## flow/config.mk

```make
export PLATFORM = sky130hd
export DESIGN_NAME = enduro_video
export DESIGN_NICKNAME = enduro_video
export VERILOG_FILES = /design/flow/design.v
export SDC_FILE = /design/flow/constraint.sdc
export NUM_CORES = 4
export LEC_CHECK = 0
export CAP_MARGIN = 20
export CORE_MARGIN = 2
export CORE_UTILIZATION = 40
export SETUP_SLACK_MARGIN = 2.52
export SLEW_MARGIN = 20
```

## flow/constraint.sdc

```tcl
create_clock -name core_clock -period 8.67 [get_ports {iVGA_CLK}]
set_input_delay 1.7340 -clock core_clock [delete_from_list [all_inputs] [get_ports {iVGA_CLK}]]
set_output_delay 1.7340 -clock core_clock [all_outputs]
set_load 0.01 [all_outputs]
```

## flow/design.v

```verilog
module video_sync_generator(reset,
                            vga_clk,
                            blank_n,
                            HS,
                            VS);
input reset;
input vga_clk;
output reg blank_n;
output reg HS;
output reg VS;
parameter hori_line  = 800;                           
parameter hori_back  = 144;
parameter hori_front = 16;
parameter vert_line  = 525;
parameter vert_back  = 34;
parameter vert_front = 11;
parameter H_sync_cycle = 96;
parameter V_sync_cycle = 2;
reg [10:0] h_cnt;
reg [9:0]  v_cnt;
wire cHD,cVD,cDEN,hori_valid,vert_valid;
always@(posedge vga_clk,posedge reset)
begin
  if (reset)
  begin
     h_cnt<=11'd0;
     v_cnt<=10'd0;
  end
    else
    begin
      if (h_cnt==hori_line-1)
      begin 
         h_cnt<=11'd0;
         if (v_cnt==vert_line-1)
            v_cnt<=10'd0;
         else
            v_cnt<=v_cnt+1;
      end
      else
         h_cnt<=h_cnt+1;
    end
end
assign cHD = (h_cnt<H_sync_cycle)?1'b0:1'b1;
assign cVD = (v_cnt<V_sync_cycle)?1'b0:1'b1;
assign hori_valid = (h_cnt<(hori_line-hori_front)&& h_cnt>=hori_back)?1'b1:1'b0;
assign vert_valid = (v_cnt<(vert_line-vert_front)&& v_cnt>=vert_back)?1'b1:1'b0;
assign cDEN = hori_valid && vert_valid;
always@(posedge vga_clk)
begin
  HS<=cHD;
  VS<=cVD;
  blank_n<=cDEN;
end
endmodule
module mem_saida_seq(
    input [18:0] endereco,
    output [23:0] data_out);
wire [9:0] px = endereco % 19'd640;
wire [8:0] py = endereco / 19'd640;
wire faixa = ((py / 9'd10) % 2'd2) == 1'b1;  
reg [2:0] pixel;
always @(*) begin
    if (px < 10'd120 || px >= 10'd520)
        pixel = 3'b011;                        
    else if (px < 10'd128 || px >= 10'd512)
        pixel = faixa ? 3'b100 : 3'b111;       
    else if (px == 10'd223 || px == 10'd319 || px == 10'd414)
        pixel = 3'b111;                        
    else
        pixel = 3'b000;                        
end
assign data_out[23:16] = {8{pixel[2]}};  
assign data_out[15:8]  = {8{pixel[1]}};  
assign data_out[7:0]   = {8{pixel[0]}};  
endmodule
module draw_dynamic_cars(
input clk,
    input [18:0] addr,         
    input [23:0] bgr_data_in,
    input [5:0] CAR_WIDTH,
    input [5:0] CAR_HEIGHT,
    input [10:0] SCREEN_WIDTH,
    input [9:0] SCREEN_HEIGHT,
    input [9:0] car_user_x,
    input [8:0] CAR_USER_Y,            
    input [9:0] car2_x,               
    input [9:0] car2_y,               
    input [9:0] car3_x,               
    input [9:0] car3_y,
    input SHOW_CARS,
    output reg [23:0] bgr_data_out           
);
    wire [9:0] pixel_x = addr % SCREEN_WIDTH;
    wire [8:0] pixel_y = addr / SCREEN_WIDTH;
    always @(posedge clk) begin
		if (SHOW_CARS) begin
        	if (pixel_x >= car_user_x && pixel_x < car_user_x + CAR_WIDTH &&
            	    pixel_y >= CAR_USER_Y && pixel_y < CAR_USER_Y + CAR_HEIGHT) begin
			if (pixel_y <= (CAR_USER_Y + 1) && ((pixel_x <= (car_user_x + 4) &&
			    pixel_x >= (car_user_x + 3)) || (pixel_x <= (car_user_x + 19) && pixel_x >= (car_user_x + 18))))
				bgr_data_out = 24'hFFFFFF;
			else if ((pixel_y <= CAR_USER_Y + 10) && (pixel_y >= CAR_USER_Y + 7) && 
				(pixel_x <= car_user_x + 17) && (pixel_x >= car_user_x + 5))
				bgr_data_out = 24'hFFFFFF;
			else if ((pixel_y <= CAR_USER_Y + 29) && (pixel_y >= CAR_USER_Y + 27) && 
				(pixel_x <= car_user_x + 16) && (pixel_x >= car_user_x + 6))
				bgr_data_out = 24'hFFFFFF;
			else if (pixel_x == car_user_x + 2 || pixel_x == car_user_x + 3 ||
				 pixel_x == car_user_x + 19 || pixel_x == car_user_x + 20) begin
				if ((pixel_x == car_user_x + 2 || pixel_x == car_user_x + 20) && ((pixel_y <= CAR_USER_Y + 23)&&
				(pixel_y >= CAR_USER_Y + 13)))
				bgr_data_out = 24'hFFFFFF;
				else if ((pixel_x == car_user_x + 3 || pixel_x == car_user_x + 19) && ((pixel_y <= CAR_USER_Y + 24)&&
				(pixel_y >= CAR_USER_Y + 12)))
				bgr_data_out = 24'hFFFFFF;
				else bgr_data_out = 24'h007BFF;
			end
			else if (((pixel_y <= CAR_USER_Y + 6) && (pixel_y >= CAR_USER_Y + 3)) || 
				((pixel_y <= CAR_USER_Y + 32) && (pixel_y >= CAR_USER_Y + 29))) begin
				if (pixel_x == car_user_x || pixel_x == (car_user_x + CAR_WIDTH - 1)) 
					bgr_data_out = 24'h555555;
				else bgr_data_out = 24'h007BFF;
			end
			else if (((pixel_y == CAR_USER_Y) || (pixel_y == (CAR_USER_Y + CAR_HEIGHT - 1))) &&
    			   ((pixel_x == car_user_x) || (pixel_x == (car_user_x + CAR_WIDTH - 1)))) begin
    				bgr_data_out = 24'h000000;
			end
			else bgr_data_out = 24'h007BFF;
        	end
		else if ((pixel_y == CAR_USER_Y + 8) && (pixel_x == (car_user_x - 1) || pixel_x == (car_user_x + CAR_WIDTH))) 
			bgr_data_out = 24'h007BFF;
        	else if (pixel_x >= car2_x && pixel_x < car2_x + CAR_WIDTH &&
                	pixel_y >= car2_y && pixel_y < car2_y + CAR_HEIGHT && car2_y > 0) begin
			begin
				if (pixel_y <= (car2_y + 1) && ((pixel_x <= (car2_x + 4) &&
			    	    pixel_x >= (car2_x + 3)) || (pixel_x <= (car2_x + 19) && pixel_x >= (car2_x + 18))))
					bgr_data_out = 24'hFFFFFF;
				else if ((pixel_y <= car2_y + 10) && (pixel_y >= car2_y + 7) && 
				        (pixel_x <= car2_x + 17) && (pixel_x >= car2_x + 5))
					bgr_data_out = 24'hFFFFFF;
				else if ((pixel_y <= car2_y + 29) && (pixel_y >= car2_y + 27) && 
				        (pixel_x <= car2_x + 16) && (pixel_x >= car2_x + 6))
					bgr_data_out = 24'hFFFFFF;
				else if (pixel_x == car2_x + 2 || pixel_x == car2_x + 3 ||
				 	pixel_x == car2_x + 19 || pixel_x == car2_x + 20) begin
					if ((pixel_x == car2_x + 2 || pixel_x == car2_x + 20) && ((pixel_y <= car2_y + 23)&&
				   	   (pixel_y >= car2_y + 13)))
						bgr_data_out = 24'hFFFFFF;
					else if ((pixel_x == car2_x + 3 || pixel_x == car2_x + 19) && ((pixel_y <= car2_y + 24)&&
				        	(pixel_y >= car2_y + 12)))
						bgr_data_out = 24'hFFFFFF;
					else bgr_data_out = 24'hFF4500;
				end
				else if (((pixel_y <= car2_y + 6) && (pixel_y >= car2_y + 3)) || 
					((pixel_y <= car2_y + 32) && (pixel_y >= car2_y + 29))) begin
					if (pixel_x == car2_x || pixel_x == (car2_x + CAR_WIDTH - 1)) 
						bgr_data_out = 24'h555555;
					else bgr_data_out = 24'hFF4500;
				end
				else if (((pixel_y == car2_y) || (pixel_y == (car2_y + CAR_HEIGHT - 1))) &&
    			   		((pixel_x == car2_x) || (pixel_x == (car2_x + CAR_WIDTH - 1)))) begin
    					bgr_data_out = 24'h000000;
				end
				else bgr_data_out = 24'hFF4500;
			end
        	end
		else if ((pixel_y == car2_y + 8) && (pixel_x == (car2_x - 1) || pixel_x == (car2_x + CAR_WIDTH))) 
			bgr_data_out = 24'hFF4500;
        	else if (pixel_x >= car3_x && pixel_x < car3_x + CAR_WIDTH &&
                	pixel_y >= car3_y && pixel_y < car3_y + CAR_HEIGHT) begin
			if (pixel_y <= (car3_y + 1) && ((pixel_x <= (car3_x + 4) &&
			   pixel_x >= (car3_x + 3)) || (pixel_x <= (car3_x + 19) && pixel_x >= (car3_x + 18))))
				bgr_data_out = 24'hFFFFFF;
			else if ((pixel_y <= car3_y + 10) && (pixel_y >= car3_y + 7) && 
				(pixel_x <= car3_x + 17) && (pixel_x >= car3_x + 5))
				bgr_data_out = 24'hFFFFFF;
			else if ((pixel_y <= car3_y + 29) && (pixel_y >= car3_y + 27) && 
				(pixel_x <= car3_x + 16) && (pixel_x >= car3_x + 6))
				bgr_data_out = 24'hFFFFFF;
			else if (pixel_x == car3_x + 2 || pixel_x == car3_x + 3 ||
				 pixel_x == car3_x + 19 || pixel_x == car3_x + 20) begin
				if ((pixel_x == car3_x + 2 || pixel_x == car3_x + 20) && ((pixel_y <= car3_y + 23)&&
				  (pixel_y >= car3_y + 13)))
					bgr_data_out = 24'hFFFFFF;
				else if ((pixel_x == car3_x + 3 || pixel_x == car3_x + 19) && ((pixel_y <= car3_y + 24)&&
				        (pixel_y >= car3_y + 12)))
					bgr_data_out = 24'hFFFFFF;
				else bgr_data_out = 24'hFF4500;
			end
			else if (((pixel_y <= car3_y + 6) && (pixel_y >= car3_y + 3)) || 
				((pixel_y <= car3_y + 32) && (pixel_y >= car3_y + 29))) begin
				if (pixel_x == car3_x || pixel_x == (car3_x + CAR_WIDTH - 1)) 
					bgr_data_out = 24'h555555;
				else bgr_data_out = 24'hFF4500;
			end
			else if (((pixel_y == car3_y) || (pixel_y == (car3_y + CAR_HEIGHT - 1))) &&
    			   	((pixel_x == car3_x) || (pixel_x == (car3_x + CAR_WIDTH - 1)))) begin
    				bgr_data_out = 24'h000000;
			end
			else bgr_data_out = 24'hFF4500;
        	end
		else if ((pixel_y == car3_y + 8) && (pixel_x == (car3_x - 1) || pixel_x == (car3_x + CAR_WIDTH))) 
			bgr_data_out = 24'hFF4500;
		else bgr_data_out = bgr_data_in;
		end
		else bgr_data_out = bgr_data_in;
    end
endmodule
module enduro_video(iRST_n,
                    iVGA_CLK,
                    show_cars,
                    car_user_x,
                    car2_x,
                    car2_y,
                    car3_x,
                    car3_y,
                    oBLANK_n,
                    oHS,
                    oVS,
                    b_data,
                    g_data,
                    r_data);
input iRST_n;
input iVGA_CLK;
input show_cars;
input [9:0] car_user_x;
input [9:0] car2_x;
input [9:0] car2_y;
input [9:0] car3_x;
input [9:0] car3_y;
output reg oBLANK_n;
output reg oHS;
output reg oVS;
output [7:0] b_data;
output [7:0] g_data;
output [7:0] r_data;
wire rst;
reg [18:0] ADDR;
wire [9:0] SCREEN_HEIGHT;
wire [10:0] SCREEN_WIDTH;
wire [5:0] CAR_WIDTH, CAR_HEIGHT;
wire [8:0] CAR_USER_Y;
wire [23:0] BGR_data_out;
assign SCREEN_HEIGHT = 10'd480;
assign SCREEN_WIDTH = 11'd640;
assign CAR_WIDTH = 6'd23;
assign CAR_HEIGHT = 6'd36;
assign CAR_USER_Y = SCREEN_HEIGHT - CAR_HEIGHT;
wire [23:0] bgr_data_raw;
wire cBLANK_n,cHS,cVS;
assign rst = ~iRST_n;
video_sync_generator LTM_ins (.vga_clk(iVGA_CLK),
                              .reset(rst),
                              .blank_n(cBLANK_n),
                              .HS(cHS),
                              .VS(cVS));
always@(posedge iVGA_CLK, negedge iRST_n)
begin
  if (!iRST_n)
     ADDR<=19'd0;
  else if (cHS==1'b0 && cVS==1'b0)
     ADDR<=19'd0;
  else if (cBLANK_n==1'b1)
     ADDR<=ADDR+1;
end
    draw_dynamic_cars draw_cars(
			.clk(iVGA_CLK),
        .addr(ADDR),
        .bgr_data_in(bgr_data_raw),
        .bgr_data_out(BGR_data_out),
			.SHOW_CARS(show_cars),
        .CAR_WIDTH(CAR_WIDTH),
        .CAR_HEIGHT(CAR_HEIGHT),
        .SCREEN_WIDTH(SCREEN_WIDTH),
        .SCREEN_HEIGHT(SCREEN_HEIGHT),
			.CAR_USER_Y(CAR_USER_Y),
        .car_user_x(car_user_x),
        .car2_x(car2_x),
        .car2_y(car2_y),
        .car3_x(car3_x),
        .car3_y(car3_y)
    );
mem_saida_seq memu0 (
    .endereco(ADDR),
	.data_out(bgr_data_raw)
);
assign b_data = BGR_data_out[7:0];
assign g_data = BGR_data_out[15:8];
assign r_data = BGR_data_out[23:16];
always@(posedge iVGA_CLK)
begin
  oHS<=cHS;
  oVS<=cVS;
  oBLANK_n<=cBLANK_n;
end
endmodule
```

## flow/run.sh

```bash
#!/bin/bash
# the make line also repeats each setting of config.mk as NAME=value (left out here)
make -C /OpenROAD-flow-scripts/flow DESIGN_CONFIG=/design/flow/config.mk WORK_HOME=/design/flow/orfs CLKGATE_MAP_FILE= finish
```

==> flow_summary.yaml, run 1 <==
# yosys + openroad results
pwr:
  p_int_mw: 0.689
  comb_power_share: 0.631
  power_leader: "combinational cells"
  seqPwrFrac: 0.194
  leakage_nw: 13.0
  vdd_drop_max_uv: 70.4
  pg_seq_mw: 0.250
  p_clk_frac: 0.176
  powerClk_mw: 0.227
  power_density_mw_per_mm2: 44.4
  comb-power_mw: 0.813
  p_sw_frac: 0.466
  p_switching_mw: 0.601
floorplan:
  fp_util: 0.405
  num_rows: 92
  core_mm2: 0.0632
  dieArea_mm2: 0.0660
  die_y_um: 257
  die_x_um: 257
  pin_count: 80
timing:
  hold_viol: 0
  clock_skew_ps: 10.5
  timing.final.crit_share: 0.764
  setup_ws_ps: 2040
  worst_pin_slew_ps: 1130
  drv_slew: 0
  tns_ps: 0
  rsz0062_at_grt: "yes"
  post-route-min-period_ps: 6630
  relSlewSlack: 0.239
  fmax_mhz: 151
  setup_viol: 0
yosys:
  synthTopLogicFamily: "adder cells"
  yosys_area_mm2: 0.0256
  synth_top_cell_by_area: "ha_1"
  numSynthFlops: 53
  synth_nets: 4018
  ys_sh_xor: 0.173
  ys_cells: 3431
  syn_area_per_cell_um2: 7.45
  ys_sh_aoi: 0.234
  flop_cell: "dfrtp_1"
  syn_area_mm2: 0.0256
  adder_share: 0.262
  synth-edff-count: 0
  synthTopCellsByArea: "ha_1 26%, xnor2_1 15%, nor2_1 4.4%"
  mux_share: 0.00607
  top_cell: "ha_1"
  synth-simple-area-share: 0.222
  netlist.area_leader.share: 0.261
  synth.lib_cells_used.distinct: 119
  ys_seq_frac: 0.0493
  common_cells: "534 x ha_1, 424 x xnor2_1, 303 x nor2_1"
  yosysWarnings: 4
  async_flop_share: 0.755
  syn_inst: 3431
min_path:
  hp-class: "flop to flop"
  min_from: "LTM_ins.VS"
  min_to: "oVS"
  min_path_cells: 0
worst_setup_path:
  cp_num_buf_inv: 5
  worstPathRequired_ps: 8850
  reg2reg_setup_slack_ps: 2040
  crit_path_start_kind: "flop"
  arrival_ps: 6810
  cp.depth: 27
  worstSetupStartpoint: "ADDR[15]"
  crit_end: "draw_cars.bgr_data_out[15]"
  worst_r2r_path_depth: 27
  r2r-end: "draw_cars.bgr_data_out[15]"
  cpPeakStageDelay_ps: 740
  rr_startpoint: "ADDR[15]"
  critPathMostFrequentCell: "buf_6"
  cp-end-kind: "flop"
  cp_max_fo: 7
  path_delay_family: "AND-OR/OR-AND gates"
  critPathSlowestCell: "o31ai_2"
  criticalPathCategory: "flop to flop"
drt:
  postRouteAntennaNets: 0
  route.detailed.drc: 0
  drt_iter0_drc: 2209
  highest_layer: "met5"
  drt-total-wl_um: 91100
  vias: 26040
  wl_met3_um: 6560
  wl_per_cell_um: 20.9
  met1Wirelength_um: 41000
  wl_met2_um: 41000
  vias_per_cell: 5.96
  first_pass_iters: 6
cts:
  cts_max_level: 2
  cts_tree: "built"
  numCtsBuffers: 5
  root_buffer: "clkbuf_16"
  clock_latency_ps: 330
  clk_pin_slew_ps: 80
  clockBufferDepth: 2
  clock-sinks: 53
  hold_buffers: 0
run:
  cap_violations: 0
  openroad.warnings: 119
cells_and_area:
  area_delta_synth_final_pct: 13.6
  finalNonFillerCells: 4369
  fillCellCount: 6403
  nNetsFinal: 4108
placed_design:
  dp.cells: 4259
  dp_hpwl_um: 66400
  io_buffers: 79
  place.gp.congestion: 0.958
  dp_slack_ps: 793
status:
  status: "no timing/DRC/antenna violations"
global_routing:
  grt_overflow: 0
  antenna_found_initial: 4
  grt_pass1_wl_um: 143000
  grt_usage: 0.267
  grt_pass1_vias: 24650
  grt_max_degree: 41
[metrics by stage]
stage / power, mW / area (um2) / util / hold WS [ps]
3_5_place_dp: 1.04 / 27200 / 0.431 / 350
5_1_grt: 1.39 / 29000 / 0.460 / 376
4_1_cts: 1.28 / 28700 / 0.454 / 361
6_report: 1.29 / 29000 / 0.460 / 358
2_1_floorplan: 0.819 / 25600 / - / 329
3_3_place_gp: 1.04 / 27200 / 0.431 / 342
[per-layer routing]
layer / global-route usage / vias to the layer above
li1: - / 12551
met1: 0.371 / 12286
met4: 0.0803 / 4
met3: 0.0224 / 156
met2: 0.437 / 1043
met5: 0 / -
[repair_timing]
action                                  4_1_cts  5_1_grt
pin swaps                                    55       44
endpoints found under the setup margin        7        7
setup buffers                                76       18
resized                                     140       48
cloned                                        6        0
endpoints found under the hold margin         0        0
[area by class of cell]
type | instances | area, um2 | area share
Clock inverter | 3 | 28.8 | 0.000991
Tap cell | 846 | 1060 | 0.0364
Timing Repair Buffer | 243 | 2130 | 0.0734
Antenna cell | 1 | 2.50 | 0.0000862
Clock buffer | 5 | 125 | 0.00431
Sequential cell | 53 | 1280 | 0.0440
Multi-Input combinational cell | 3054 | 23800 | 0.819
Inverter | 164 | 632 | 0.0218
==> run 2: changes to the inputs <==
- ABC_AREA: unset -> 1
- CORE_UTILIZATION: 40 -> 71
- CTS_CLUSTER_DIAMETER: unset -> 225
- CTS_CLUSTER_SIZE: unset -> 40
- PLACE_DENSITY_LB_ADDON: unset -> 0.06
- SETUP_SLACK_MARGIN: 2.52 -> unset
==> run 2 against run 1 <==
Effect of this change: critical path type unchanged; power down 4.4%; fmax down 18%; clock skew up 6.7 ps; utilization up 30 points.
==> flow_summary.yaml, run 2 <==
# yosys + openroad results
floorplan:
  die_x_um: 188
  pin_count: 80
  dieArea_mm2: 0.0354
  core_mm2: 0.0334
  die_y_um: 188
  num_rows: 67
  fp_util: 0.719
pwr:
  p_switching_mw: 0.614
  leakage_nw: 13.4
  power_density_mw_per_mm2: 48.6
  p_clk_frac: 0.164
  p_int_mw: 0.619
  comb_power_share: 0.634
  p_sw_frac: 0.498
  pg_seq_mw: 0.249
  powerClk_mw: 0.202
  vdd_drop_max_uv: 72.4
  seqPwrFrac: 0.202
  power_mw: 1.23
  power_leader: "combinational cells"
  comb-power_mw: 0.782
drt:
  drt_iter0_drc: 3290
  wl_per_cell_um: 19.8
  vias: 26978
  drt-total-wl_um: 82900
  n_antenna_cell: 0
  postRouteAntennaNets: 0
  route.detailed.drc: 0
  first_pass_iters: 9
  vias_per_cell: 6.46
cts:
  hold_buffers: 0
  root_buffer: "clkbuf_16"
  clockBufferDepth: 2
  clock-sinks: 53
  cts_setup_buffers: 0
  clk_pin_slew_ps: 80
  numCtsBuffers: 5
  cts_max_level: 2
  clock_latency_ps: 300
  cts_tree: "built"
worst_setup_path:
  critPathSlowestCell: "o41ai_1"
  rr_startpoint: "ADDR[17]"
  arrival_ps: 8250
  cp_max_fo: 24
  crit_path_start_kind: "flop"
  critPathMostFrequentCell: "nand2_2"
  cp.depth: 54
  cpPeakStageDelay_ps: 860
  path_delay_family: "simple AND/OR/NAND/NOR gates"
  cp_num_buf_inv: 7
  r2r-end: "draw_cars.bgr_data_out[21]"
  crit_end: "draw_cars.bgr_data_out[21]"
  worstSetupStartpoint: "ADDR[17]"
  criticalPathCategory: "flop to flop"
  worstPathRequired_ps: 8870
  cp-end-kind: "flop"
  worst_r2r_path_depth: 54
  reg2reg_setup_slack_ps: 620
timing:
  setup_ws_ps: 624
  clock_skew_ps: 17.2
  worst_pin_slew_ps: 1070
  tns_ps: 0
  hold_ws_ps: 362
  fmax_mhz: 124
  post-route-min-period_ps: 8050
  setup_viol: 0
  relSlewSlack: 0.278
  drv_slew: 0
  timing.final.crit_share: 0.928
  hold_viol: 0
cells_and_area:
  nNetsFinal: 4315
  fillCellCount: 2657
  finalNonFillerCells: 4177
  area_delta_synth_final_pct: 5.43
yosys:
  top_cell: "nand2_1"
  async_flop_share: 0.755
  syn_area_per_cell_um2: 6.49
  ys_sh_xor: 0.133
  synth_top_cell_by_area: "ha_1"
  synth-edff-count: 0
  ys_cells: 3703
  common_cells: "681 x nand2_1, 534 x ha_1, 435 x inv_1"
  netlist.area_leader.share: 0.278
  ys_seq_frac: 0.0525
  synth-simple-area-share: 0.265
  ys_sh_aoi: 0.177
  mux_share: 0.00182
  yosysWarnings: 4
  flop_cell: "dfrtp_1"
  synthTopCellsByArea: "ha_1 28%, xor2_1 12%, nand2_1 11%"
  syn_area_mm2: 0.0240
  synthTopLogicFamily: "adder cells"
  numSynthFlops: 53
  adder_share: 0.278
  yosys_area_mm2: 0.0240
  synth.lib_cells_used.distinct: 71
  syn_inst: 3703
  synth_nets: 4290
global_routing:
  grt_overflow: 0
  grt_usage: 0.455
  grt_max_degree: 43
  antenna_found_initial: 2
  grt_pass1_wl_um: 132000
  grt_pass1_vias: 26353
placed_design:
  dp_hpwl_um: 64000
  io_buffers: 79
  dp.cells: 4169
  place.gp.congestion: 1.04
  dp_slack_ps: 243
min_path:
  min_path_cells: 0
  min_from: "LTM_ins.HS"
  hp-class: "flop to flop"
  min_to: "oHS"
run:
  cap_violations: 0
  openroad.warnings: 117
status:
  status: "no timing/DRC/antenna violations"
-- run 2: per-layer routing --
| layer | GRT usage | routed length, um |
|---|---|---|
| met3 | 0.0870 | 9650 |
| met1 | 0.536 | 30500 |
| met5 | 0 | 26 |
| met4 | 0.286 | 6090 |
| met2 | 0.762 | 36600 |
-- run 2: timing repair --
action,4_1_cts,5_1_grt
setup endpoints to repair,0,7
hold endpoints to repair,0,0
resized,0,14
-- run 2: cell type report --
type                    count  area [um2]  share of cell area
clock buffers               6         129             0.00508
clock inverters             2        15.0            0.000592
inverters                 481        1820              0.0719
multi-input cells        3081       20600               0.812
flip-flops and latches     53        1260              0.0498
well taps                 448         561              0.0221
repair buffers            106         988              0.0390
-- run 2: stage by stage --
stage	util	area [um2]
global route	0.758	25300
finish	0.758	25300
CTS	0.757	25300
detailed placement	0.752	25200
floorplan	-	24000
global placement	0.752	25200
==> run 3: changes to the inputs <==
- ABC_AREA: 1 -> 0
- CORE_ASPECT_RATIO: unset -> 0.5
- CORE_UTILIZATION: 71 -> 38
- CTS_CLUSTER_DIAMETER: 225 -> 285
- CTS_CLUSTER_SIZE: 40 -> 100
- HOLD_SLACK_MARGIN: unset -> 0.23
- PLACE_DENSITY: unset -> 0.83
- PLACE_DENSITY_LB_ADDON: 0.06 -> unset
- TNS_END_PERCENT: unset -> 20
- clock period: 8.67 -> 15.0 ns (I/O delays scaled with it)
==> run 3 against run 2 <==
Effect of this change: setup slack improved by 5700 ps; fmax is 7.2% lower; clock skew is 2.7 ps higher; sequential cell count is the same; synthesized cell count decreased by 7.3%; clock power fell by 37%; utilization fell by 35 points; critical endpoint is now draw_cars.bgr_data_out[22].
==> flow_summary.yaml, run 3 <==
# yosys + openroad results
pwr:
  power_density_mw_per_mm2: 26.9
  powerClk_mw: 0.127
  leakage_nw: 12.3
  p_sw_frac: 0.467
  p_clk_frac: 0.173
  vdd_drop_max_uv: 37.4
  seqPwrFrac: 0.196
  power_leader: "combinational cells"
  comb-power_mw: 0.463
  p_int_mw: 0.391
  p_switching_mw: 0.342
  pg_seq_mw: 0.144
  comb_power_share: 0.631
placed_design:
  dp_hpwl_um: 63700
  dp_slack_ps: 6440
  placed_area_mm2: 0.0271
  place.gp.congestion: 1.00
  io_buffers: 79
timing:
  setup_ws_ps: 6330
  hold_viol: 0
  tns_ps: 0
  rsz0062_at_grt: "no"
  post-route-min-period_ps: 8670
  drv_slew: 0
  setup_viol: 0
  worst_pin_slew_ps: 1320
  relSlewSlack: 0.111
  fmax_mhz: 115
  hold_ws_ps: 355
  clock_skew_ps: 19.9
  timing.final.crit_share: 0.578
worst_setup_path:
  reg2reg_setup_slack_ps: 6330
  arrival_ps: 8870
  worst_r2r_path_depth: 26
  crit_path_start_kind: "flop"
  worstPathRequired_ps: 15190
  criticalPathCategory: "flop to flop"
  worstSetupStartpoint: "ADDR[13]"
  crit_end: "draw_cars.bgr_data_out[22]"
  path_delay_family: "AND-OR/OR-AND gates"
  cp_max_fo: 23
  cp.depth: 26
  cp_num_buf_inv: 3
  critPathSlowestCell: "a2111oi_0"
  cp-end-kind: "flop"
  cpPeakStageDelay_ps: 810
  rr_startpoint: "ADDR[13]"
  r2r-end: "draw_cars.bgr_data_out[22]"
cts:
  clock_latency_ps: 320
  root_buffer: "clkbuf_16"
  numCtsBuffers: 5
  hold_buffers: 0
  cts_tree: "built"
  ctsResizeCount: 0
  clockBufferDepth: 2
  cts_setup_buffers: 0
  cts_max_level: 2
  clk_pin_slew_ps: 90
  clock-sinks: 53
global_routing:
  grt_usage: 0.238
  grt_overflow: 0
  grt_pass1_wl_um: 137000
  grt_pass1_vias: 25553
  grt_max_degree: 48
  antenna_found_initial: 1
yosys:
  ys_sh_xor: 0.173
  ys_seq_frac: 0.0493
  syn_inst: 3431
  yosys_area_mm2: 0.0256
  numSynthFlops: 53
  mux_share: 0.00607
  synthTopCellsByArea: "ha_1 26%, xnor2_1 15%, nor2_1 4.4%"
  syn_area_mm2: 0.0256
  ys_cells: 3431
  synth_top_cell_by_area: "ha_1"
  top_cell: "ha_1"
  synthTopLogicFamily: "adder cells"
  synth-simple-area-share: 0.222
  synth-edff-count: 0
  common_cells: "534 x ha_1, 424 x xnor2_1, 303 x nor2_1"
  flop_cell: "dfrtp_1"
  syn_area_per_cell_um2: 7.45
  ys_sh_aoi: 0.234
  async_flop_share: 0.755
  adder_share: 0.262
  synth.lib_cells_used.distinct: 119
  netlist.area_leader.share: 0.261
  synth_nets: 4018
  yosysWarnings: 4
floorplan:
  die_y_um: 187
  num_rows: 67
  dieArea_mm2: 0.0695
  die_x_um: 371
  fp_util: 0.383
  pin_count: 80
  core_mm2: 0.0667
cells_and_area:
  area_delta_synth_final_pct: 6.52
  fillCellCount: 6721
  stdcell_area_mm2: 0.0272
  nNetsFinal: 3986
min_path:
  min_from: "LTM_ins.VS"
  min_to: "oVS"
  hp-class: "flop to flop"
  min_path_cells: 0
drt:
  first_pass_iters: 8
  route.detailed.drc: 0
  vias_per_cell: 6.19
  drt-total-wl_um: 85800
  wl_per_cell_um: 20.0
  drt_iter0_drc: 2841
  vias: 26595
  postRouteAntennaNets: 0
status:
  status: "no timing/DRC/antenna violations"
run:
  cap_violations: 0
  openroad.warnings: 117
[run 3: cell type report]
type                    count  area (um2)  area share
inverters                 164         618      0.0227
clock inverters             3        26.3    0.000965
flip-flops and latches     53        1270      0.0465
multi-input cells        3049       22900       0.842
well taps                 897        1120      0.0412
diodes                      1        2.50   0.0000919
clock buffers               5         125     0.00459
repair buffers            126        1140      0.0418
[run 3: stage by stage]
step / util / cells / total power, mW
after floorplan: - / 3431 / 0.473
after global placement: 0.406 / 4289 / 0.582
after detailed placement: 0.406 / 4289 / 0.597
after CTS: 0.408 / 4297 / 0.723
after global routing: 0.408 / 4297 / 0.782
final: 0.408 / 4298 / 0.733
[run 3: layer usage]
| metal | global-route usage | part of all wire |
|---|---|---|
| met1 | 0.309 | 0.40 |
| met2 | 0.385 | 0.44 |
| met3 | 0.0351 | 0.10 |
| met4 | 0.112 | 0.050 |
| met5 | 0 | 0.00015 |
==> run 4: changes to the inputs <==
- ABC_AREA: 0 -> unset
- CAP_MARGIN: 20 -> 15
- CORE_ASPECT_RATIO: 0.5 -> unset
- CORE_UTILIZATION: 38 -> 72
- CTS_CLUSTER_DIAMETER: 285 -> unset
- CTS_CLUSTER_SIZE: 100 -> unset
- HOLD_SLACK_MARGIN: 0.23 -> -0.1
- PLACE_DENSITY: 0.83 -> 0.66
- SETUP_SLACK_MARGIN: unset -> -0.36
- TNS_END_PERCENT: 20 -> unset
- clock period: 15.0 -> 5.81 ns (I/O delays scaled with it)
==> run 4 against run 3 <==
Effect of this change: now fails the layout checks on setup timing; via count rose by 13%; sequential power rose to 2.6 times the previous value; synthesized cell count unchanged; register-to-register slack worse by 7300 ps; clock-buffer cell count unchanged; routed wire length up 14%; cell area rose by 12%; non-clock buffer count increased by 395; first-iteration DRC count rose by 32%; critical endpoint is now draw_cars.bgr_data_out[10].
==> flow_summary.yaml, run 4 <==
# yosys + openroad results
run:
  cap_violations: 0
  openroad.warnings: 121
yosys:
  synth-simple-area-share: 0.222
  yosysWarnings: 4
  syn_area_per_cell_um2: 7.45
  syn_inst: 3431
  ys_cells: 3431
  yosys_area_mm2: 0.0256
  synth_top_cell_by_area: "ha_1"
  flop_cell: "dfrtp_1"
  ys_sh_xor: 0.173
  ys_seq_frac: 0.0493
  synth-edff-count: 0
  async_flop_share: 0.755
  netlist.area_leader.share: 0.261
  synth.lib_cells_used.distinct: 119
  synthTopCellsByArea: "ha_1 26%, xnor2_1 15%, nor2_1 4.4%"
  common_cells: "534 x ha_1, 424 x xnor2_1, 303 x nor2_1"
  ys_sh_aoi: 0.234
  top_cell: "ha_1"
  adder_share: 0.262
  mux_share: 0.00607
  syn_area_mm2: 0.0256
  synthTopLogicFamily: "adder cells"
  numSynthFlops: 53
  synth_nets: 4018
worst_setup_path:
  rr_startpoint: "ADDR[15]"
  crit_path_start_kind: "flop"
  arrival_ps: 6960
  cp_max_fo: 6
  worst_r2r_path_depth: 30
  reg2reg_setup_slack_ps: -960
  path_delay_family: "AND-OR/OR-AND gates"
  crit_end: "draw_cars.bgr_data_out[10]"
  worstSetupStartpoint: "ADDR[15]"
  cp_num_buf_inv: 4
  critPathSlowestCell: "dfrtp_2"
  worstPathRequired_ps: 6000
  r2r-end: "draw_cars.bgr_data_out[10]"
  cpPeakStageDelay_ps: 460
  cp-end-kind: "flop"
  cp.depth: 30
  criticalPathCategory: "flop to flop"
pwr:
  seqPwrFrac: 0.181
  pg_seq_mw: 0.372
  p_sw_frac: 0.464
  p_int_mw: 1.10
  vdd_drop_max_uv: 128
  p_switching_mw: 0.956
  comb_power_share: 0.657
  power_density_mw_per_mm2: 67.5
  power_leader: "combinational cells"
  leakage_nw: 14.4
  p_clk_frac: 0.163
  comb-power_mw: 1.35
  powerClk_mw: 0.335
timing:
  hold_viol: 0
  relSlewSlack: 0.190
  timing.final.crit_share: 1.17
  rsz0062_at_grt: "yes"
  setup_viol: 7
  fmax_mhz: 148
  worst_pin_slew_ps: 1200
  tns_ps: -6150
  post-route-min-period_ps: 6770
  drv_slew: 0
  setup_ws_ps: -959
  clock_skew_ps: 13.9
cells_and_area:
  area_delta_synth_final_pct: 19.4
  finalNonFillerCells: 4260
  fillCellCount: 2072
  nNetsFinal: 4382
global_routing:
  grt_pass1_vias: 28787
  grt_pass1_wl_um: 146000
  antenna_found_initial: 3
  grt_usage: 0.490
  grt_max_degree: 41
  grt_overflow: 0
min_path:
  min_to: "oVS"
  min_path_cells: 0
  hp-class: "flop to flop"
  min_from: "LTM_ins.VS"
cts:
  clockBufferDepth: 2
  clock-sinks: 53
  root_buffer: "clkbuf_16"
  cts_tree: "built"
  clk_pin_slew_ps: 90
  clock_latency_ps: 320
  cts_max_level: 2
  numCtsBuffers: 5
status:
  check-failures: "setup timing"
  status: "failed layout checks"
drt:
  drt_iter0_drc: 3747
  route.detailed.drc: 0
  vias: 30074
  postRouteAntennaNets: 0
  drt-total-wl_um: 97800
  first_pass_iters: 9
  wl_per_cell_um: 23.0
  vias_per_cell: 7.06
floorplan:
  pin_count: 80
  fp_util: 0.724
  die_y_um: 192
  dieArea_mm2: 0.0370
  core_mm2: 0.0353
  num_rows: 69
  die_x_um: 192
placed_design:
  dp.cells: 4216
  dp_hpwl_um: 72300
  place.gp.congestion: 1.10
  io_buffers: 79
## run 4: layout make-up
cell class | instances | area (um2) | area share
Antenna cell | 3 | 7.51 | 0.000246
Clock buffer | 5 | 125 | 0.00410
Clock inverter | 3 | 28.8 | 0.000943
Inverter | 164 | 624 | 0.0204
Multi-Input combinational cell | 3050 | 23700 | 0.776
Sequential cell | 53 | 1270 | 0.0417
Tap cell | 461 | 577 | 0.0189
Timing Repair Buffer | 521 | 4210 | 0.138
## run 4: repair_timing
| item | CTS | global route |
|---|---|---|
| setup endpoints to repair | 7 | 7 |
| gates resized | 29 | 136 |
| hold buffers | 0 | 0 |
| pin swaps | 10 | 94 |
| setup buffers | 10 | 22 |
| cloned | 1 | 1 |
| hold endpoints to repair | 0 | 0 |
## run 4: layer usage
metal,vias up,global-route usage,share of wire,routed length (um)
li1,13102,-,-,-
met5,-,0,0,0
met4,0,0.331,0.081,7900
met2,2479,0.770,0.43,41900
met3,805,0.130,0.13,13100
met1,13688,0.585,0.36,34900
## run 4: metrics by stage
stage | power [mW] | cell area [um2] | worst slack [ps] | util | hold slack, ps
2_1_floorplan | 1.22 | 25600 | -353 | - | 329
3_3_place_gp | 1.59 | 29300 | -705 | 0.831 | 333
3_5_place_dp | 1.65 | 29300 | -895 | 0.831 | 344
4_1_cts | 1.98 | 29700 | -609 | 0.841 | 358
5_1_grt | 2.16 | 30500 | -1190 | 0.865 | 366
6_report | 2.06 | 30500 | -959 | 0.865 | 357
==> run 5: changes to the inputs <==
- CAP_MARGIN: 15 -> 5
- HOLD_SLACK_MARGIN: -0.1 -> unset
- PLACE_DENSITY: 0.66 -> unset
- SETUP_SLACK_MARGIN: -0.36 -> 1.65
- SLEW_MARGIN: 20 -> 0
- clock period: 5.81 -> 7.29 ns (I/O delays scaled with it)
==> run 5 against run 4 <==
Effect of this change: non-clock buffer count shrank 226; fmax grew 1.6%; the run now finishes clean; synthesized area did not move; synthesized cell count stayed put; die area stayed put; setup slack improved by 1600 ps; critical path depth fell by 3; clock-buffer cell count is the same; sequential cell count is the same.
==> flow_summary.yaml, run 5 <==
# yosys + openroad results
worst_setup_path:
  criticalPathCategory: "flop to flop"
  crit_end: "draw_cars.bgr_data_out[10]"
  cp_max_fo: 7
  reg2reg_setup_slack_ps: 630
  r2r-end: "draw_cars.bgr_data_out[10]"
  critPathMostFrequentCell: "buf_4"
  critPathSlowestCell: "or4_4"
  worstPathRequired_ps: 7480
  worstSetupStartpoint: "ADDR[17]"
  cp.depth: 27
  cpPeakStageDelay_ps: 540
  cp_num_buf_inv: 6
  worst_r2r_path_depth: 27
  crit_path_start_kind: "flop"
  path_delay_family: "simple AND/OR/NAND/NOR gates"
  arrival_ps: 6850
  cp-end-kind: "flop"
  rr_startpoint: "ADDR[17]"
cts:
  cts_tree: "built"
  root_buffer: "clkbuf_16"
  clockBufferDepth: 2
  clk_pin_slew_ps: 80
  hold_buffers: 0
  numCtsBuffers: 5
  clock-sinks: 53
  clock_latency_ps: 310
  cts_max_level: 2
drt:
  postRouteAntennaNets: 0
  route.detailed.drc: 0
  drt_iter0_drc: 3759
  drt-total-wl_um: 95100
  vias: 28849
  wl_per_cell_um: 23.6
  vias_per_cell: 7.16
  first_pass_iters: 9
pwr:
  p_sw_frac: 0.471
  power_leader: "combinational cells"
  p_switching_mw: 0.737
  powerClk_mw: 0.265
  power_mw: 1.57
  leakage_nw: 13.3
  comb_power_share: 0.642
  vdd_drop_max_uv: 102
  p_clk_frac: 0.169
  seqPwrFrac: 0.189
  p_int_mw: 0.829
  power_density_mw_per_mm2: 54.1
  pg_seq_mw: 0.297
  comb-power_mw: 1.00
timing:
  drv_slew: 0
  hold_viol: 0
  timing.final.crit_share: 0.914
  worst_pin_slew_ps: 1220
  relSlewSlack: 0.177
  setup_viol: 0
  clock_skew_ps: 6.04
  fmax_mhz: 150
  post-route-min-period_ps: 6660
  rsz0062_at_grt: "yes"
  hold_ws_ps: 355
floorplan:
  num_rows: 69
  fp_util: 0.724
  die_x_um: 192
  die_y_um: 192
  core_mm2: 0.0353
  pin_count: 80
  dieArea_mm2: 0.0370
yosys:
  mux_share: 0.00607
  ys_sh_xor: 0.173
  ys_seq_frac: 0.0493
  synth_top_cell_by_area: "ha_1"
  ys_sh_aoi: 0.234
  synth-simple-area-share: 0.222
  numSynthFlops: 53
  flop_cell: "dfrtp_1"
  top_cell: "ha_1"
  yosys_area_mm2: 0.0256
  common_cells: "534 x ha_1, 424 x xnor2_1, 303 x nor2_1"
  synthTopLogicFamily: "adder cells"
  synthTopCellsByArea: "ha_1 26%, xnor2_1 15%, nor2_1 4.4%"
  adder_share: 0.262
  syn_inst: 3431
  netlist.area_leader.share: 0.261
  syn_area_mm2: 0.0256
  async_flop_share: 0.755
  syn_area_per_cell_um2: 7.45
  synth.lib_cells_used.distinct: 119
  synth_nets: 4018
  synth-edff-count: 0
  yosysWarnings: 4
  ys_cells: 3431
min_path:
  hp-class: "flop to flop"
  min_to: "oVS"
  min_path_cells: 0
  min_from: "LTM_ins.VS"
placed_design:
  io_buffers: 79
  dp_hpwl_um: 68900
  place.gp.congestion: 1.05
  placed_area_mm2: 0.0272
cells_and_area:
  nNetsFinal: 4155
  fillCellCount: 2367
  area_delta_synth_final_pct: 13.3
  stdcell_area_mm2: 0.0290
global_routing:
  grt_overflow: 0
  grt_max_degree: 42
  antenna_found_initial: 3
  grt_usage: 0.487
  grt_pass1_wl_um: 145000
  grt_pass1_vias: 27993
run:
  cap_violations: 0
  openroad.warnings: 122
status:
  status: "no timing/DRC/antenna violations"
## run 5: repair_timing
item,4_1_cts,5_1_grt
gates resized,114,55
endpoints found under the hold margin,0,0
setup endpoints to repair,7,7
buffers inserted,77,25
pin swaps,62,42
## run 5: routing by layer
metal | routed length, um | up-vias | global-route usage
met5 | 18 | - | 0
met4 | 7480 | 2 | 0.319
met3 | 12400 | 728 | 0.108
met2 | 41200 | 2343 | 0.779
met1 | 34100 | 13151 | 0.586
li1 | - | 12625 | -
## run 5: per-stage QoR
| step | setup slack [ps] | cells | util | setup TNS, ps |
|---|---|---|---|---|
| 5_1_grt | 521 | 4031 | 0.821 | 0 |
| 2_1_floorplan | 1200 | 3431 | - | 0 |
| 3_3_place_gp | 106 | 3920 | 0.770 | 0 |
| 4_1_cts | 932 | 4005 | 0.807 | 0 |
| 3_5_place_dp | -51.5 | 3920 | 0.770 | -120 |
| 6_report | 630 | 4031 | 0.821 | 0 |
## run 5: cell type report
cell class,count,area [um2],area share
antenna,1,2.50,0.0000864
clock buffer,5,125,0.00432
clock inverter,3,28.8,0.000993
inverter,164,624,0.0215
multi-input combinational,3049,23800,0.822
sequential,53,1280,0.0440
tap,461,577,0.0199
timing repair buffer,295,2520,0.0870
==> run 6: changes to the inputs <==
- CAP_MARGIN: 5 -> 30
- CORE_UTILIZATION: 72 -> 70
- CTS_CLUSTER_DIAMETER: unset -> 220
- CTS_CLUSTER_SIZE: unset -> 51
- GPL_ROUTABILITY_DRIVEN: unset -> 0
- HOLD_SLACK_MARGIN: unset -> -0.04
- PLACE_DENSITY: unset -> 0.35
- SETUP_SLACK_MARGIN: 1.65 -> unset
- SLEW_MARGIN: 0 -> 20
- clock period: 7.29 -> 6.19 ns (I/O delays scaled with it)
==> run 6 against run 5 <==
Effect of this change: now fails the layout checks on setup timing; clock power rose by about 20%; cell area up 5.1%; utilization grew 1.9 points; fmax fell by 12%; final cell count grew 5.0%; power rose by 21%; clock skew up 12 ps; largest power group unchanged; critical path type unchanged.
==> flow_summary.yaml, run 6 <==
# yosys + openroad results
yosys:
  ys_cells: 3431
  syn_area_per_cell_um2: 7.45
  synth-edff-count: 0
  syn_area_mm2: 0.0256
  ys_sh_xor: 0.173
  syn_inst: 3431
  ys_sh_aoi: 0.234
  async_flop_share: 0.755
  synth_top_cell_by_area: "ha_1"
  flop_cell: "dfrtp_1"
  yosysWarnings: 4
  yosys_area_mm2: 0.0256
  top_cell: "ha_1"
  adder_share: 0.262
  ys_seq_frac: 0.0493
  synth-simple-area-share: 0.222
  common_cells: "534 x ha_1, 424 x xnor2_1, 303 x nor2_1"
  synthTopLogicFamily: "adder cells"
  synth.lib_cells_used.distinct: 119
  numSynthFlops: 53
  netlist.area_leader.share: 0.261
  mux_share: 0.00607
  synth_nets: 4018
  synthTopCellsByArea: "ha_1 26%, xnor2_1 15%, nor2_1 4.4%"
worst_setup_path:
  cp_max_fo: 6
  path_delay_family: "AND-OR/OR-AND gates"
  critPathSlowestCell: "a21oi_1"
  cp.depth: 34
  cpPeakStageDelay_ps: 680
  cp_num_buf_inv: 7
  arrival_ps: 7740
  rr_startpoint: "ADDR[16]"
  worst_r2r_path_depth: 34
  worstSetupStartpoint: "ADDR[16]"
  r2r-end: "draw_cars.bgr_data_out[14]"
  crit_end: "draw_cars.bgr_data_out[14]"
  criticalPathCategory: "flop to flop"
  critPathMostFrequentCell: "buf_4"
  crit_path_start_kind: "flop"
  worstPathRequired_ps: 6400
  reg2reg_setup_slack_ps: -1340
  cp-end-kind: "flop"
pwr:
  power_leader: "combinational cells"
  power_density_mw_per_mm2: 62.4
  p_sw_frac: 0.468
  seqPwrFrac: 0.184
  comb_power_share: 0.648
  p_switching_mw: 0.888
  leakage_nw: 14.3
  pg_seq_mw: 0.350
  comb-power_mw: 1.23
  p_clk_frac: 0.168
  p_int_mw: 1.01
  vdd_drop_max_uv: 105
  powerClk_mw: 0.319
placed_design:
  dp_hpwl_um: 69900
  io_buffers: 79
  placed_area_mm2: 0.0288
timing:
  post-route-min-period_ps: 7530
  setup_ws_ps: -1340
  relSlewSlack: 0.118
  hold_viol: 0
  timing.final.crit_share: 1.22
  drv_slew: 0
  worst_pin_slew_ps: 1320
  clock_skew_ps: 17.8
  rsz0062_at_grt: "yes"
  fmax_mhz: 133
  tns_ps: -8390
  hold_ws_ps: 379
  setup_viol: 7
cells_and_area:
  fillCellCount: 2244
  stdcell_area_mm2: 0.0304
  area_delta_synth_final_pct: 19.0
  flop_area_mm2: 0.00127
  nNetsFinal: 4347
  comb_area_mm2: 0.0238
drt:
  vias_per_cell: 7.25
  wl_per_cell_um: 24.7
  postRouteAntennaNets: 0
  drt_iter0_drc: 4939
  first_pass_iters: 29
  route.detailed.drc: 0
  drt-total-wl_um: 104000
  vias: 30703
global_routing:
  grt_pass1_vias: 28866
  grt_overflow: 0
  grt_usage: 0.487
  grt_max_degree: 41
  grt_pass1_wl_um: 151000
  use_met2: 0.768
  top_usage_layer: "met2"
  antenna_found_initial: 5
  use_met3: 0.124
  grt_util_met1: 0.579
floorplan:
  fp_util: 0.705
  core_mm2: 0.0363
  dieArea_mm2: 0.0381
  die_y_um: 195
  num_rows: 70
  die_x_um: 195
  pin_count: 80
cts:
  root_buffer: "clkbuf_16"
  cts_tree: "built"
  clock_latency_ps: 330
  clk_pin_slew_ps: 90
  clock-sinks: 53
  numCtsBuffers: 5
  cts_max_level: 2
  clockBufferDepth: 2
  hold_buffers: 0
min_path:
  min_path_cells: 0
  min_from: "LTM_ins.VS"
  hp-class: "flop to flop"
  min_to: "oVS"
status:
  status: "failed layout checks"
  check-failures: "setup timing"
run:
  cap_violations: 0
  openroad.warnings: 123
-- run 6: per-layer routing --
metal | vias to the layer above | wire length (um)
li1 | 13034 | -
met1 | 13838 | 35700
met2 | 2770 | 42400
met3 | 1055 | 15800
met4 | 6 | 10400
met5 | - | 199
-- run 6: area by class of cell --
type	instances	area share
repair buffers	486	0.132
well taps	468	0.0192
inverters	164	0.0204
clock buffers	5	0.00411
diodes	5	0.000411
clock inverters	3	0.000945
multi-input cells	3050	0.781
flip-flops and latches	53	0.0418
-- run 6: stage by stage --
| stage | utilization | setup WS [ps] | power (mW) | std cells |
|---|---|---|---|---|
| after floorplan | - | 18.2 | 1.15 | 3431 |
| after global placement | 0.793 | -245 | 1.46 | 4144 |
| after detailed placement | 0.793 | -412 | 1.51 | 4144 |
| after CTS | 0.819 | -135 | 1.83 | 4200 |
| after global routing | 0.839 | -1530 | 2.00 | 4230 |
| final | 0.840 | -1340 | 1.90 | 4234 |
-- run 6: repair_timing --
item	in CTS	in global routing
buffers inserted	47	30
setup endpoints to repair	7	7
resized	94	94
pin swaps	70	71
cloned	1	0
==> run 7: changes to the inputs <==
- ABC_AREA: unset -> 1
- CAP_MARGIN: 30 -> 20
- CELL_PAD_IN_SITES_GLOBAL_PLACEMENT: unset -> 3
- CORE_MARGIN: 2 -> 10
- CORE_UTILIZATION: 70 -> 40
- CTS_CLUSTER_DIAMETER: 220 -> 289
- CTS_CLUSTER_SIZE: 51 -> 25
- GPL_ROUTABILITY_DRIVEN: 0 -> 1
- GPL_TIMING_DRIVEN: unset -> 0
- HOLD_SLACK_MARGIN: -0.04 -> 0.25
- MAX_ROUTING_LAYER: unset -> met5
- MIN_ROUTING_LAYER: unset -> met1
- PLACE_DENSITY: 0.35 -> unset
- SETUP_SLACK_MARGIN: unset -> 0.45
- SLEW_MARGIN: 20 -> 15
- clock period: 6.19 -> 5.94 ns (I/O delays scaled with it)
==> run 7 against run 6 <==
Effect of this change: the layout still fails its checks (setup timing); clock skew is essentially flat; global-route usage decreased by 22 points; clock power grew 8.2%; die area increased by 85%; power decreased by 1.0%; utilization fell by 36 points; critical path type unchanged; critical endpoint is now draw_cars.bgr_data_out[10]; largest power group unchanged.
==> flow_summary.yaml, run 7 <==
# yosys + openroad results
status:
  status: "failed layout checks"
  check-failures: "setup timing"
timing:
  timing.final.crit_share: 1.14
  hold_viol: 0
  fmax_mhz: 148
  setup_viol: 7
  hold_ws_ps: 353
  drv_slew: 0
  clock_skew_ps: 17.9
  setup_ws_ps: -808
  post-route-min-period_ps: 6750
  rsz0062_at_grt: "yes"
  relSlewSlack: 0.224
  worst_pin_slew_ps: 1160
yosys:
  synth-edff-count: 0
  yosysWarnings: 4
  syn_area_mm2: 0.0240
  syn_inst: 3703
  synth.lib_cells_used.distinct: 71
  mux_share: 0.00182
  yosys_area_mm2: 0.0240
  ys_cells: 3703
  numSynthFlops: 53
  synth-simple-area-share: 0.265
  syn_area_per_cell_um2: 6.49
  netlist.area_leader.share: 0.278
  adder_share: 0.278
  synth_nets: 4290
  async_flop_share: 0.755
  common_cells: "681 x nand2_1, 534 x ha_1, 435 x inv_1"
  ys_sh_aoi: 0.177
  synthTopLogicFamily: "adder cells"
  top_cell: "nand2_1"
  synthTopCellsByArea: "ha_1 28%, xor2_1 12%, nand2_1 11%"
  synth_top_cell_by_area: "ha_1"
  ys_seq_frac: 0.0525
  flop_cell: "dfrtp_1"
  ys_sh_xor: 0.133
cts:
  cts_max_level: 2
  cts_tree: "built"
  clk_pin_slew_ps: 90
  numCtsBuffers: 5
  clock_latency_ps: 330
  clock-sinks: 53
  clockBufferDepth: 2
  hold_buffers: 0
  root_buffer: "clkbuf_16"
placed_design:
  place.gp.congestion: 0.952
  io_buffers: 71
  dp_hpwl_um: 71900
  placed_area_mm2: 0.0261
worst_setup_path:
  crit_path_start_kind: "flop"
  cp_num_buf_inv: 10
  path_delay_family: "simple AND/OR/NAND/NOR gates"
  rr_startpoint: "ADDR[16]"
  worstPathRequired_ps: 6160
  cp_max_fo: 5
  crit_end: "draw_cars.bgr_data_out[10]"
  r2r-end: "draw_cars.bgr_data_out[10]"
  critPathMostFrequentCell: "nand2_4"
  cpPeakStageDelay_ps: 420
  worstSetupStartpoint: "ADDR[16]"
  cp.depth: 60
  criticalPathCategory: "flop to flop"
  critPathSlowestCell: "dfrtp_2"
  cp-end-kind: "flop"
  arrival_ps: 6970
  worst_r2r_path_depth: 60
  reg2reg_setup_slack_ps: -810
drt:
  wl_per_cell_um: 20.9
  vias: 26186
  drt-total-wl_um: 97500
  first_pass_iters: 6
  postRouteAntennaNets: 0
  route.detailed.drc: 0
  vias_per_cell: 5.62
  drt_iter0_drc: 2025
pwr:
  comb_power_share: 0.623
  seqPwrFrac: 0.193
  comb-power_mw: 1.17
  p_clk_frac: 0.184
  p_sw_frac: 0.506
  p_int_mw: 0.928
  pg_seq_mw: 0.362
  powerClk_mw: 0.345
  power_leader: "combinational cells"
  vdd_drop_max_uv: 96.2
  power_density_mw_per_mm2: 66.8
  leakage_nw: 14.4
  p_switching_mw: 0.952
floorplan:
  dieArea_mm2: 0.0703
  core_mm2: 0.0592
  die_x_um: 265
  num_rows: 89
  die_y_um: 265
  fp_util: 0.406
  pin_count: 80
run:
  openroad.warnings: 124
  cap_violations: 0
cells_and_area:
  comb_area_mm2: 0.0215
  finish.utilization: 0.475
  area_delta_synth_final_pct: 17.0
  stdcell_area_mm2: 0.0281
  nNetsFinal: 4469
  fillCellCount: 6241
  flop_area_mm2: 0.00127
min_path:
  min_to: "oHS"
  hp-class: "flop to flop"
  min_path_cells: 0
  min_from: "LTM_ins.HS"
global_routing:
  grt_overflow: 0
  grt_pass1_wl_um: 148000
  grt_pass1_vias: 25243
  grt_usage: 0.266
  grt_max_degree: 38
  antenna_found_initial: 1
## run 7: through the flow
stage / setup WS (ps) / cells / setup TNS (ps) / power (mW)
2_1_floorplan: -94.2 / 3703 / -417 / 1.15
3_3_place_gp: -2340 / 4547 / -15690 / 1.47
3_5_place_dp: -2410 / 4551 / -16080 / 1.50
4_1_cts: -798 / 4638 / -5180 / 1.86
5_1_grt: -1240 / 4656 / -8320 / 2.03
6_report: -808 / 4657 / -5320 / 1.88
## run 7: final cells by class
type	instances	share of cell area
inverters	481	0.0664
repair inverters	1	0.000712
repair buffers	169	0.0645
plain buffers	88	0.0175
well taps	773	0.0344
multi-input cells	3083	0.766
clock buffers	6	0.00494
clock inverters	2	0.000623
diodes	1	0.0000889
flip-flops and latches	53	0.0451
## run 7: repair_timing
item | 4_1_cts | 5_1_grt
pin swaps | 73 | 76
resized | 100 | 88
gates cloned | 8 | 0
setup buffers | 71 | 18
endpoints found under the setup margin | 7 | 7
## run 7: per-layer routing
metal | global-route usage | part of all wire | vias to the layer above
met3 | 0.0207 | 0.054 | 119
met4 | 0.0589 | 0.022 | 0
met2 | 0.463 | 0.47 | 833
met5 | 0 | 0 | -
li1 | - | - | 12835
met1 | 0.351 | 0.45 | 12399
==> run 8: changes to the inputs <==
- ABC_AREA: 1 -> unset
- CELL_PAD_IN_SITES_GLOBAL_PLACEMENT: 3 -> unset
- CORE_MARGIN: 10 -> 2
- CORE_UTILIZATION: 40 -> 66
- CTS_CLUSTER_DIAMETER: 289 -> unset
- CTS_CLUSTER_SIZE: 25 -> unset
- GPL_ROUTABILITY_DRIVEN: 1 -> unset
- GPL_TIMING_DRIVEN: 0 -> unset
- HOLD_SLACK_MARGIN: 0.25 -> unset
- MAX_ROUTING_LAYER: met5 -> unset
- MIN_ROUTING_LAYER: met1 -> unset
- SETUP_SLACK_MARGIN: 0.45 -> unset
- SLEW_MARGIN: 15 -> 20
- clock period: 5.94 -> 12.3 ns (I/O delays scaled with it)
==> run 8 against run 7 <==
Effect of this change: the run now finishes clean; critical path depth decreased by 36; clock skew decreased by 4.2 ps; critical path type unchanged; non-clock buffer count decreased by 136; synthesized cell count decreased by 7.3%; largest power group unchanged; sequential share of layout area increased by 0.23 points; cell area decreased by 5.0%; fmax decreased by 21%; routed wire length decreased by 10%.
==> flow_summary.yaml, run 8 <==
# yosys + openroad results
pwr:
  p_clk_frac: 0.165
  p_int_mw: 0.476
  seqPwrFrac: 0.197
  p_sw_frac: 0.466
  comb_power_share: 0.638
  power_leader: "combinational cells"
  vdd_drop_max_uv: 38.7
  p_switching_mw: 0.415
  pg_seq_mw: 0.176
  power_density_mw_per_mm2: 33.3
  comb-power_mw: 0.568
  leakage_nw: 12.2
  powerClk_mw: 0.147
global_routing:
  grt_pass1_vias: 26150
  grt_usage: 0.421
  antenna_found_initial: 4
  grt_max_degree: 48
  grt_pass1_wl_um: 140000
  grt_overflow: 0
yosys:
  synth-simple-area-share: 0.222
  async_flop_share: 0.755
  yosysWarnings: 4
  syn_area_mm2: 0.0256
  synth_top_cell_by_area: "ha_1"
  syn_inst: 3431
  synth.lib_cells_used.distinct: 119
  numSynthFlops: 53
  ys_sh_xor: 0.173
  flop_cell: "dfrtp_1"
  top_cell: "ha_1"
  netlist.area_leader.share: 0.261
  syn_area_per_cell_um2: 7.45
  synthTopLogicFamily: "adder cells"
  ys_sh_aoi: 0.234
  mux_share: 0.00607
  synthTopCellsByArea: "ha_1 26%, xnor2_1 15%, nor2_1 4.4%"
  yosys_area_mm2: 0.0256
  adder_share: 0.262
  ys_seq_frac: 0.0493
  synth-edff-count: 0
  common_cells: "534 x ha_1, 424 x xnor2_1, 303 x nor2_1"
  synth_nets: 4018
  ys_cells: 3431
worst_setup_path:
  critPathSlowestCell: "o21ai_2"
  reg2reg_setup_slack_ps: 3780
  worst_r2r_path_depth: 24
  cpPeakStageDelay_ps: 870
  path_cells: "nor2b_1 > o211ai_1 > o21ai_2 > nand3_1 > a32o_1 > o21ai_1 > o21a_2 > nor2_4 > inv_2 > o22ai_1 > nor2_4 > inv_1 > buf_4 > ha_1 > nand4_1 > o21ai_0 > and4_1 > and2_1 > o311a_1 > o311ai_0 > o41ai_2 > o2111ai_1 > o21ai_0 > o211ai_1"
  cp_num_buf_inv: 3
  worstPathRequired_ps: 12480
  worstSetupStartpoint: "ADDR[18]"
  rr_startpoint: "ADDR[18]"
  criticalPathCategory: "flop to flop"
  path_delay_family: "AND-OR/OR-AND gates"
  cp-end-kind: "flop"
  crit_path_start_kind: "flop"
  r2r-end: "draw_cars.bgr_data_out[22]"
  crit_end: "draw_cars.bgr_data_out[22]"
  cp_max_fo: 29
  cp.depth: 24
  arrival_ps: 8710
placed_design:
  place.gp.congestion: 1.04
  dp.cells: 3905
  io_buffers: 79
  dp_hpwl_um: 65200
  dp_slack_ps: 3840
drt:
  vias: 26715
  vias_per_cell: 6.82
  wl_per_cell_um: 22.3
  drt-total-wl_um: 87400
  drt_iter0_drc: 2892
  first_pass_iters: 10
  postRouteAntennaNets: 0
  route.detailed.drc: 0
cts:
  ctsResizeCount: 0
  numCtsBuffers: 5
  hold_buffers: 0
  cts_max_level: 2
  clock-sinks: 53
  cts_setup_buffers: 0
  root_buffer: "clkbuf_16"
  clk_pin_slew_ps: 80
  clockBufferDepth: 2
  cts_tree: "built"
  clock_latency_ps: 310
floorplan:
  num_rows: 72
  die_x_um: 201
  dieArea_mm2: 0.0403
  fp_util: 0.665
  die_y_um: 201
  core_mm2: 0.0385
  pin_count: 80
timing:
  fmax_mhz: 117
  setup_ws_ps: 3780
  hold_viol: 0
  timing.final.crit_share: 0.693
  worst_pin_slew_ps: 1210
  tns_ps: 0
  rsz0062_at_grt: "no"
  post-route-min-period_ps: 8520
  setup_viol: 0
  drv_slew: 0
  relSlewSlack: 0.186
  clock_skew_ps: 13.7
  hold_ws_ps: 343
min_path:
  hp-class: "flop to flop"
  min_to: "oVS"
  min_path_cells: 0
  min_from: "LTM_ins.VS"
status:
  status: "no timing/DRC/antenna violations"
run:
  cap_violations: 0
  openroad.warnings: 119
cells_and_area:
  area_delta_synth_final_pct: 4.52
  fillCellCount: 3326
  finalNonFillerCells: 3916
  nNetsFinal: 3981
run 8: layout make-up:
| class | instances | area (um2) | area share |
|---|---|---|---|
| antenna | 3 | 7.51 | 0.000281 |
| clock buffer | 6 | 129 | 0.00482 |
| clock inverter | 2 | 15.0 | 0.000562 |
| inverter | 164 | 618 | 0.0231 |
| multi-input combinational | 3049 | 22900 | 0.858 |
| sequential | 53 | 1270 | 0.0474 |
| tap | 518 | 648 | 0.0242 |
| timing repair buffer | 121 | 1100 | 0.0412 |
run 8: per-layer routing:
metal,part of all wire,vias up,global-route usage
met5,0.00029,-,0
met2,0.44,1609,0.675
met3,0.11,400,0.0641
met1,0.40,12409,0.544
li1,-,12293,-
met4,0.055,4,0.223
run 8: stage by stage:
stage	utilization	total power, mW	cell area [um2]
after CTS	0.695	0.877	26700
final	0.695	0.891	26700
after global placement	0.691	0.711	26600
after detailed placement	0.691	0.729	26600
after global routing	0.695	0.948	26700
after floorplan	-	0.577	25600
==> run 9: changes to the inputs <==
- CORE_UTILIZATION: 66 -> 72
- CTS_CLUSTER_SIZE: unset -> 99
- SETUP_SLACK_MARGIN: unset -> 0.28
- clock period: 12.3 -> 9.01 ns (I/O delays scaled with it)
==> run 9 against run 8 <==
Effect of this change: fmax grew 8.3%; via count rose by 2.2%; routed wire length increased by 0.63%; global-route usage increased by 4.1 points; synthesized cell count did not move; power is 40% higher; utilization grew 6.1 points; critical path type unchanged; largest power group unchanged.
==> flow_summary.yaml, run 9 <==
# yosys + openroad results
status:
  status: "no timing/DRC/antenna violations"
drt:
  drt-total-wl_um: 88000
  wl_met2_um: 37600
  postRouteAntennaNets: 0
  highest_layer: "met5"
  first_pass_iters: 7
  wl_per_cell_um: 22.8
  route.detailed.drc: 0
  vias: 27298
  met1Wirelength_um: 33000
  vias_per_cell: 7.08
  drt_iter0_drc: 2948
  wl_met3_um: 11100
cts:
  ctsResizeCount: 0
  hold_buffers: 0
  clk_pin_slew_ps: 80
  clock_latency_ps: 310
  cts_setup_buffers: 0
  cts_tree: "built"
  root_buffer: "clkbuf_16"
  clock-sinks: 53
  numCtsBuffers: 5
  cts_max_level: 2
  clockBufferDepth: 2
worst_setup_path:
  r2r-end: "draw_cars.bgr_data_out[22]"
  cp_num_buf_inv: 3
  cp-end-kind: "flop"
  worstPathRequired_ps: 9200
  critPathSlowestCell: "a2111oi_0"
  crit_path_start_kind: "flop"
  crit_end: "draw_cars.bgr_data_out[22]"
  cp_max_fo: 29
  path_delay_family: "AND-OR/OR-AND gates"
  criticalPathCategory: "flop to flop"
  cp.depth: 26
  rr_startpoint: "ADDR[17]"
  arrival_ps: 8050
  worst_r2r_path_depth: 26
  cpPeakStageDelay_ps: 760
  reg2reg_setup_slack_ps: 1140
  worstSetupStartpoint: "ADDR[17]"
pwr:
  power_leader: "combinational cells"
  seqPwrFrac: 0.192
  power_density_mw_per_mm2: 46.8
  p_clk_frac: 0.184
  p_switching_mw: 0.570
  p_sw_frac: 0.456
  pg_seq_mw: 0.240
  vdd_drop_max_uv: 105
  comb_power_share: 0.624
  comb-power_mw: 0.780
  power_mw: 1.25
  powerClk_mw: 0.229
  leakage_nw: 12.2
  p_int_mw: 0.679
placed_design:
  placed_area_mm2: 0.0265
  place.gp.congestion: 1.05
  dp_hpwl_um: 65100
  io_buffers: 79
  dp.cells: 3849
  dp_slack_ps: 1360
yosys:
  ys_cells: 3431
  mux_share: 0.00607
  syn_area_mm2: 0.0256
  synthTopCellsByArea: "ha_1 26%, xnor2_1 15%, nor2_1 4.4%"
  numSynthFlops: 53
  flop_cell: "dfrtp_1"
  ys_sh_xor: 0.173
  yosys_area_mm2: 0.0256
  synth_top_cell_by_area: "ha_1"
  top_cell: "ha_1"
  ys_sh_aoi: 0.234
  synth.lib_cells_used.distinct: 119
  synthTopLogicFamily: "adder cells"
  common_cells: "534 x ha_1, 424 x xnor2_1, 303 x nor2_1"
  async_flop_share: 0.755
  ys_seq_frac: 0.0493
  yosysWarnings: 4
  synth-simple-area-share: 0.222
  netlist.area_leader.share: 0.261
  syn_inst: 3431
  synth-edff-count: 0
  adder_share: 0.262
  syn_area_per_cell_um2: 7.45
  synth_nets: 4018
global_routing:
  grt_pass1_wl_um: 138000
  grt_max_degree: 48
  grt_pass1_vias: 26403
  antenna_found_initial: 2
  grt_usage: 0.462
  grt_overflow: 0
floorplan:
  die_x_um: 192
  num_rows: 69
  dieArea_mm2: 0.0370
  core_mm2: 0.0353
  pin_count: 80
  fp_util: 0.724
  die_y_um: 192
min_path:
  hp-class: "flop to flop"
  min_to: "oVS"
  min_path_cells: 0
  min_from: "LTM_ins.VS"
timing:
  drv_slew: 0
  hold_ws_ps: 358
  setup_viol: 0
  setup_ws_ps: 1140
  relSlewSlack: 0.146
  rsz0062_at_grt: "no"
  timing.final.crit_share: 0.873
  post-route-min-period_ps: 7870
  tns_ps: 0
  fmax_mhz: 127
  clock_skew_ps: 13.7
  hold_viol: 0
  worst_pin_slew_ps: 1250
cells_and_area:
  finalNonFillerCells: 3858
  stdcell_area_mm2: 0.0267
  area_delta_synth_final_pct: 4.34
  nNetsFinal: 3982
  finish.utilization: 0.756
run:
  cap_violations: 0
  openroad.warnings: 119
-- run 9: per-layer routing --
layer  vias to the layer above  global-route usage
li1                      12305                   -
met1                     12505               0.566
met2                      1944               0.724
met3                       542              0.0993
met4                         2               0.310
met5                         -                   0
-- run 9: area by class of cell --
| class | count | area (um2) |
|---|---|---|
| Multi-Input combinational cell | 3049 | 22900 |
| Fill cell | 2686 | 8630 |
| Sequential cell | 53 | 1270 |
| Timing Repair Buffer | 122 | 1110 |
| Inverter | 164 | 618 |
| Tap cell | 461 | 577 |
| Clock buffer | 6 | 129 |
| Clock inverter | 2 | 38.8 |
| Antenna cell | 1 | 2.50 |
Power figures rest on the tool's default switching activity, not on a simulated workload.
